==> flow/design.v (excerpt) <==
module cpu_core(
    input clk,
    input rst,
	 output [5:0] pc_out,
	 input [15:0] instr_out,
	 input [15:0] mem_Data_in,
	 output mem_wr,
	 output mem_rd,
	 output [15:0] reg_Data_2,
	 output [5:0] data_mem_address
    );
==> flow/config.mk <==
export PLATFORM = sky130hd
export DESIGN_NAME = cpu_core
export DESIGN_NICKNAME = cpu_core
export VERILOG_FILES = /design/flow/design.v
export SDC_FILE = /design/flow/constraint.sdc
export NUM_CORES = 4
export LEC_CHECK = 0
export ABC_AREA = 1
export CAP_MARGIN = 20
export CORE_MARGIN = 2
export CORE_UTILIZATION = 71
export CTS_CLUSTER_DIAMETER = 99
export CTS_CLUSTER_SIZE = 31
export GPL_ROUTABILITY_DRIVEN = 0
export MAX_ROUTING_LAYER = met4
export PLACE_DENSITY_LB_ADDON = 0.11
export SLEW_MARGIN = 20
==> flow/constraint.sdc <==
create_clock -name core_clock -period 7.05 [get_ports {clk}]
set_input_delay 1.4100 -clock core_clock [delete_from_list [all_inputs] [get_ports {clk}]]
set_output_delay 1.4100 -clock core_clock [all_outputs]
set_load 0.01 [all_outputs]
run.sh (not shown) runs the stock make flow with config.mk's settings and CLKGATE_MAP_FILE=.
The baseline never finished: it broke off in 5_1_grt (GRT-0116).
Next try:
- ABC_AREA: 1 -> default
- CORE_UTILIZATION: 71 -> 40
- CTS_CLUSTER_DIAMETER: 99 -> default
- CTS_CLUSTER_SIZE: 31 -> default
- GPL_ROUTABILITY_DRIVEN: 0 -> default
- MAX_ROUTING_LAYER: met4 -> default
- PLACE_DENSITY_LB_ADDON: 0.11 -> default
- clock period: 7.05 -> 10.9 ns (I/O delays scaled with it)
=> This time the run completed with no timing, DRC or antenna violations; die area climbs by 73%; synthesized area drops by 1.4%; synthesized cell count drops by 27%.

Setup of run A:
Starting RTL as in the previous note.
make LEC_CHECK=0 CAP_MARGIN=20 CORE_MARGIN=2 CORE_UTILIZATION=68 CTS_CLUSTER_DIAMETER=29 MAX_ROUTING_LAYER=met4 SETUP_SLACK_MARGIN=0.23 SLEW_MARGIN=20 finish   # period 7.07 ns
As the logs show, run A stopped at 5_1_grt after a tool error, so it never reached the end of the flow.
Setup changes, run A to run B
- an added GPL_TIMING_DRIVEN of 0
- a change of CORE_UTILIZATION from 68 to 40
- an added PLACE_DENSITY_LB_ADDON of 0.08
- a deleted SETUP_SLACK_MARGIN that had been 0.23
- a deleted MAX_ROUTING_LAYER that had been met4
- a deleted CTS_CLUSTER_DIAMETER that had been 29
- an added HOLD_SLACK_MARGIN of 0.05
- a change of the clock period (ns, I/O delays scaled along) from 7.07 to 11.0
==> comparison <==
- Nothing crashed in run B and all stages finished; the problem is that the final layout failed, the offending checks being setup timing.
- Final estimated routing congestion in global placement of run B falls short of that of run A by more than 10%.
- Run B vs. run A: netlist area before placement stayed essentially flat, number of buffers inserted by port buffering shows a reduction of 4, core outline area moved up, instance area at placement lost about 10%, die area picked up an extra about 70%.
> inputs changed (run B -> run C)
- putting CTS_CLUSTER_DIAMETER at 201 where nothing was set
- putting SETUP_SLACK_MARGIN at -0.56 where nothing was set
- clearing GPL_TIMING_DRIVEN, which used to be 0
- clearing PLACE_DENSITY_LB_ADDON, which used to be 0.08
- swapping 40 for 72 in CORE_UTILIZATION
- putting CTS_CLUSTER_SIZE at 31 where nothing was set
- clearing HOLD_SLACK_MARGIN, which used to be 0.05
- swapping 11.0 for 7.51 in the clock period (ns, I/O delays scaled along)
[summary]
- Run C: it failed with a tool error in 5_1_grt, so there are no final results.
- Run C vs. run B: synthesized-area fraction occupied by xor and xnor cells level, half-perimeter wire length after placement -about 24%, yosys stat chip area held, area of the core region went down 0.025 mm2.
- Relative to run B, clock buffer count from CTS decreased by 19 in run C.
- Summary of run C over run B: net count of the mapped netlist held, die extent in x now smaller.
- As far as total of flip-flops plus latches after synthesis is concerned, run C and run B perform about the same.
- Die outline height went down by more than a quarter going from run B to run C.

== job 101 ==
cpu_core again, from the RTL that the note above started with.
Settings: LEC_CHECK=0, CAP_MARGIN=20, CORE_MARGIN=2, CORE_UTILIZATION=9, SLEW_MARGIN=20; clock period 16.8 ns.
Job 101 ran to completion and came out clean on the timing, design-rule and antenna checks.
Input changes introduced in job 102 (baseline for comparison: job 101):
diff --git a/flow/config.mk b/flow/config.mk
--- a/flow/config.mk
+++ b/flow/config.mk
@@ -10 +10,2 @@
-export CORE_UTILIZATION = 9
+export CORE_UTILIZATION = 64
+export SETUP_SLACK_MARGIN = 2.12
==> flow/constraint.sdc <==
create_clock -name core_clock -period 8.03 [get_ports {clk}]
set_input_delay 1.6060 -clock core_clock [delete_from_list [all_inputs] [get_ports {clk}]]
set_output_delay 1.6060 -clock core_clock [all_outputs]
set_load 0.01 [all_outputs]
### Flow results
Job 102 got as far as global routing (5_1_grt), where a tool error ended the run.
Core region area down about 90% in job 102 wrt job 101
From job 101 to job 102, synthesized area did not move at all.
Vertical die dimension, job 102 and job 101: lower on job 102
Compared with job 101, job 102 shows number of placed instances with taps included that has gone down by more than a quarter.
Relative to job 101, area of the chip decreased by 86% in job 102.
Cell resize tally after clock tree synthesis came out higher on job 102 than on job 101.
From job 102 to job 101, summed standard-cell area reported by yosys did not move at all.

red:
Starting RTL as in the previous note.
Settings: LEC_CHECK=0, ABC_AREA=1, CAP_MARGIN=20, CELL_PAD_IN_SITES_GLOBAL_PLACEMENT=1, CORE_MARGIN=7, CORE_UTILIZATION=40, CTS_CLUSTER_DIAMETER=219, GPL_ROUTABILITY_DRIVEN=0, GPL_TIMING_DRIVEN=0, HOLD_SLACK_MARGIN=0.05, MAX_ROUTING_LAYER=met5, MIN_ROUTING_LAYER=met2, PLACE_DENSITY_LB_ADDON=0.08, SETUP_SLACK_MARGIN=2.05, SLEW_MARGIN=25, TNS_END_PERCENT=25; clock period 8.75 ns.
Tool error GRT-0232 stopped red during 5_1_grt; no final results.
## Diff of input files: blue against red
- clearing PLACE_DENSITY_LB_ADDON, which used to be 0.08
- swapping 40 for 66 in CORE_UTILIZATION
- clearing MAX_ROUTING_LAYER, which used to be met5
- clearing GPL_TIMING_DRIVEN, which used to be 0
- swapping 2.05 for -0.15 in SETUP_SLACK_MARGIN
- swapping 25 for 20 in SLEW_MARGIN
- swapping 25 for 60 in TNS_END_PERCENT
- clearing HOLD_SLACK_MARGIN, which used to be 0.05
- clearing CTS_CLUSTER_DIAMETER, which used to be 219
- swapping 20 for 35 in CAP_MARGIN
- clearing GPL_ROUTABILITY_DRIVEN, which used to be 0
- clearing ABC_AREA, which used to be 1
- swapping 7 for 5 in CORE_MARGIN
- putting CELL_PAD_IN_SITES_DETAIL_PLACEMENT at 0 where nothing was set
- swapping 8.75 for 11.1 in the clock period (ns, I/O delays scaled along)
Notes after the runs:
- What ended blue was a tool error in 5_1_grt; the run never finished.
- The XOR/XNOR share of the synthesized area reported for blue is greater than that of red by 1.3 points.
- blue against red: simple logic cell fraction of the synthesized area shows a reduction of 25 points, die span in y shows a reduction of about 23%, area after synthesis shows a reduction of about 1.4%, number of distinct library cells after synthesis shows an increase of 120%.
- As of blue, synthesized netlist cell count had fallen by more than a quarter compared to red.
- Core area delta for blue relative to red: 40% lower
- blue ends up with a TritonCTS buffer count that is 3 lower than in red.
- Number of nets at floorplan: lower on blue
- Sort red and blue by post-cts resize count, ascending, and blue comes first.
- Chip area in the Yosys report: blue < red
The inputs of green differ from those of blue as listed below.
- CELL_PAD_IN_SITES_GLOBAL_PLACEMENT removed (was 1)
- MIN_ROUTING_LAYER removed (was met2)
- TNS_END_PERCENT removed (was 60)
- SETUP_SLACK_MARGIN removed (was -0.15)
- ABC_AREA newly set to 1
- CORE_UTILIZATION changed from 66 to 59
- CELL_PAD_IN_SITES_DETAIL_PLACEMENT removed (was 0)
- CAP_MARGIN changed from 35 to 20
- CORE_MARGIN changed from 5 to 2
- the clock period (ns, I/O delays scaled along) changed from 11.1 to 6.77
Notes after the runs:
Stage in which a tool error killed green: 5_1_grt.
Of blue and green, the run reporting the higher overall die height was green.
In green the overall chip area turned out 6.2% higher than in blue.
green vs blue: post-synthesis instance area up in green
What orange does differently from green at the input level:
- changing CORE_UTILIZATION from 59 to 65
- setting SETUP_SLACK_MARGIN to -0.56 for the first time
- removing ABC_AREA (formerly 1)
- changing the clock period (ns, I/O delays scaled along) from 6.77 to 8.67
Results
[orange] flow finished | final checks: failed | reasons: setup timing. Looking only at die outline area, and setting everything else aside, the higher value of green and orange goes to green. Delta (orange minus green): weighted congestion at the end of routability-driven global placement barely changed; number of gates resized after CTS dropped 368; fraction of synthesized area in multiplexers climbed 8.8 points. Mean area per synthesized cell: orange higher than green. In orange relative to green, post-DP HPWL had gone down by a few percent. [orange] worst setup slack before clock tree synthesis rose 1.85 ns relative to green. orange vs. green: cell total after placement went down; post-synth area from yosys stat decreased by 310 um2 relative to the old numbers; number of different library cells in the post-synthesis netlist climbed 58; area fraction in xor and xnor cells increased by 1.3 points relative to the old numbers.
